## job 101
==> flow/design.v (excerpt) <==
module apb_ram (
  input presetn,
  input pclk,
  input psel,
  input penable,
  input pwrite,
  input [31:0] paddr, pwdata,
  output reg [31:0] prdata,
  output reg pready, pslverr
);
export LEC_CHECK = 0
export CAP_MARGIN = 20
export CORE_MARGIN = 2
export CORE_UTILIZATION = 40
export SLEW_MARGIN = 20
create_clock -name core_clock -period 2.6 [get_ports {pclk}]
run.sh (not shown) runs the stock make flow with config.mk's settings and CLKGATE_MAP_FILE=.
[inputs] job 102 vs job 101
# job 101
export LEC_CHECK = 0
export CAP_MARGIN = 20
export CORE_MARGIN = 2
export CORE_UTILIZATION = 40
export SLEW_MARGIN = 20
create_clock -name core_clock -period 2.6 [get_ports {pclk}]
# job 102
export LEC_CHECK = 0
export CAP_MARGIN = 20
export CORE_MARGIN = 2
export CORE_UTILIZATION = 71
export SLEW_MARGIN = 20
create_clock -name core_clock -period 2.36 [get_ports {pclk}]
==> results <==
- Largest voltage drop on the vdd net: job 102 > job 101
- input pin to flip-flop as the start-to-end type of the worst setup path was reported by job 102, and flip-flop to output port by job 101.
- Post-route cell area: higher on job 101
- Delta (job 102 minus job 101): number of hold violations in the final report level; final weighted congestion in routability-driven placement moved up.
- All of job 101 and job 102 finish clean.
- Job 102 has clock power above what job 101 had.
Here is what was changed in the inputs of job 103 compared with job 102.
# job 102
export LEC_CHECK = 0
export CAP_MARGIN = 20
export CORE_MARGIN = 2
export CORE_UTILIZATION = 71
export SLEW_MARGIN = 20
create_clock -name core_clock -period 2.36 [get_ports {pclk}]
# job 103
export LEC_CHECK = 0
export CAP_MARGIN = 20
export CORE_MARGIN = 2
export CORE_UTILIZATION = 72
export CTS_CLUSTER_DIAMETER = 397
export PLACE_DENSITY = 0.66
export SETUP_SLACK_MARGIN = -0.1
export SLEW_MARGIN = 20
create_clock -name core_clock -period 1.74 [get_ports {pclk}]
Results
- Although it ran to completion, job 103 produced a layout that fails the final checks because of negative setup slack.
- Diff job 102 -> job 103 | non-filler instance count after layout | up by a few percent
- Type of the setup path with the least slack: input pin to flip-flop -> job 102, flip-flop to flip-flop -> job 103
- On final period utilization: job 103 sits above job 102.
- From job 102 to job 103 the numbers moved as follows: number of fill cells in the layout now sits lower; global-route usage went up.
The inputs of job 104 differ from those of job 103 as listed below.
# job 103
export LEC_CHECK = 0
export CAP_MARGIN = 20
export CORE_MARGIN = 2
export CORE_UTILIZATION = 72
export CTS_CLUSTER_DIAMETER = 397
export PLACE_DENSITY = 0.66
export SETUP_SLACK_MARGIN = -0.1
export SLEW_MARGIN = 20
create_clock -name core_clock -period 1.74 [get_ports {pclk}]
# job 104
export LEC_CHECK = 0
export CAP_MARGIN = 20
export CORE_MARGIN = 2
export CORE_UTILIZATION = 40
export SLEW_MARGIN = 20
create_clock -name core_clock -period 1.65 [get_ports {pclk}]
### Flow results
The runs compared here, job 104 and job 103, all ended either early or with open violations.
To summarise job 103: no stage aborted, but the layout did not pass its checks, failing on negative setup slack.
Job 104 -> job 103: number of endpoints with negative hold slack in the final report flat
Compared to job 103, job 104 has core utilization 42 points lower.
Post-route clock period utilization was higher in job 103 than in job 104.
Job 104 against job 103: setup slack grew by 0.35 ns, global-route usage dropped 26 points, number of antenna violations at the first check in global routing saw a decrease, multiplexer fraction of the synthesized cell area held, later-pin clock latency in the skew report roughly the same.

* * *

The RTL this note starts from:
==> flow/design.v <==
module apb_ram (
  input presetn,
  input pclk,
  input psel,
  input penable,
  input pwrite,
  input [31:0] paddr, pwdata,
  output reg [31:0] prdata,
  output reg pready, pslverr
);
  reg [31:0] mem [32];
  typedef enum {idle = 0, setup = 1, access = 2, transfer = 3} state_type;
  state_type state;
  always@(posedge pclk)
    begin
      if(presetn == 1'b0)  
        begin
        state <= idle;
        prdata <= 32'h00000000;
        pready <= 1'b0;
        pslverr <= 1'b0;
        for(int i = 0; i < 32; i++) 
        begin
          mem[i] <= 0;
        end
       end 
      else 
        begin
      case(state)
      idle : 
      begin
        prdata <= 32'h00000000;
        pready <= 1'b0;
        pslverr <= 1'b0;
        state   <= setup;
      end
      setup:  
      begin
           if(psel == 1'b1)
             state <= access;
           else
             state <= setup;
      end
      access: 
      begin 
        if(pwrite && penable) 
          begin
            if(paddr < 32) 
            begin
            mem[paddr] <= pwdata;
            state <= transfer;
            pslverr <= 1'b0;
            pready  <= 1'b1;
            end
            else 
            begin
            state <= transfer;
            pready <= 1'b1;
            pslverr <= 1'b1;
            end
          end
        else if (!pwrite && penable)
            begin
            if(paddr < 32) 
            begin
            prdata <= mem[paddr];
            state <= transfer;
            pready <= 1'b1;
            pslverr <= 1'b0;
            end
            else 
            begin
            state <= transfer;
            pready <= 1'b1;
            pslverr <= 1'b1;
            prdata <= 32'h00000000;
            end
          end
        else
           state <= setup;
       end  
        transfer: begin
          state <= setup;
          pready <= 1'b0;
          pslverr <= 1'b0;
        end
      default : state <= idle;
      endcase      
    end
  end
endmodule
Settings: LEC_CHECK=0, ABC_AREA=1, CAP_MARGIN=20, CORE_MARGIN=2, CORE_UTILIZATION=72, CTS_CLUSTER_DIAMETER=378, CTS_CLUSTER_SIZE=18, PLACE_DENSITY=0.36, SLEW_MARGIN=20; clock period 1.31 ns.
The starting point finished but fails on negative setup slack.
Change:
--- a/flow/config.mk
+++ b/flow/config.mk
@@ -11,5 +11,4 @@
 export CORE_UTILIZATION = 72
 export CTS_CLUSTER_DIAMETER = 378
-export CTS_CLUSTER_SIZE = 18
 export PLACE_DENSITY = 0.36
 export SLEW_MARGIN = 20
==> flow/constraint.sdc (replaced) <==
create_clock -name core_clock -period 1.9 [get_ports {pclk}]
set_input_delay 0.3800 -clock core_clock [delete_from_list [all_inputs] [get_ports {pclk}]]
set_output_delay 0.3800 -clock core_clock [all_outputs]
set_load 0.01 [all_outputs]
After rerunning: The new run finished but fails on negative setup slack; register-to-register slack improves by 1.4 ns; via count shrinks by 9.2%; clock-buffer cell count rises by 42; sequential cell count is unchanged; critical path depth does not change; final area shrinks by 4.9%; clock skew hardly moves; synthesized cell count stays the same; routed wire length goes down by 17%.
Change:
==> flow/config.mk (replaced) <==
export PLATFORM = sky130hd
export DESIGN_NAME = apb_ram
export DESIGN_NICKNAME = apb_ram
export VERILOG_FILES = /design/flow/design.v
export SDC_FILE = /design/flow/constraint.sdc
export NUM_CORES = 4
export LEC_CHECK = 0
export CAP_MARGIN = 20
export CORE_MARGIN = 2
export CORE_UTILIZATION = 40
export SETUP_SLACK_MARGIN = 0.09
export SLEW_MARGIN = 20
==> flow/constraint.sdc (replaced) <==
create_clock -name core_clock -period 2.36 [get_ports {pclk}]
set_input_delay 0.4720 -clock core_clock [delete_from_list [all_inputs] [get_ports {pclk}]]
set_output_delay 0.4720 -clock core_clock [all_outputs]
set_load 0.01 [all_outputs]
Result: Now the flow completed with no timing, DRC or antenna violations; final area is lower by 6.5%; count of clock-buffer cells in the layout came out higher by 11; sequential power came out lower by 20%; global-route usage went down by 17 points; via count shrinks by 24%; wire length went down by 1.5%; worst setup slack is better by 0.20 ns; hold slack gains 0.027 ns.
Change:
--- a/flow/config.mk
+++ b/flow/config.mk
@@ -6,7 +6,8 @@
 export NUM_CORES = 4
 export LEC_CHECK = 0
+export ABC_AREA = 1
 export CAP_MARGIN = 20
 export CORE_MARGIN = 2
-export CORE_UTILIZATION = 40
-export SETUP_SLACK_MARGIN = 0.09
+export CORE_UTILIZATION = 68
+export CTS_CLUSTER_DIAMETER = 378
 export SLEW_MARGIN = 20
==> flow/constraint.sdc (replaced) <==
create_clock -name core_clock -period 1.31 [get_ports {pclk}]
set_input_delay 0.2620 -clock core_clock [delete_from_list [all_inputs] [get_ports {pclk}]]
set_output_delay 0.2620 -clock core_clock [all_outputs]
set_load 0.01 [all_outputs]
=> This time the run produced a layout that fails on negative setup slack. Sequential power increases by well over a third. Setup slack gets worse by 0.79 ns. Worst hold slack improves by 0.031 ns. Count of clock-buffer cells in the layout falls by 7. Fmax goes up by roughly a tenth. Area after synthesis goes up by roughly a tenth. Cell area goes up by about a fifth. Utilization rose by 38 points. Sequential share of layout area drops by 7.9 points. Register-to-register slack loses 0.79 ns.
Power and IR drop assume default switching activity.
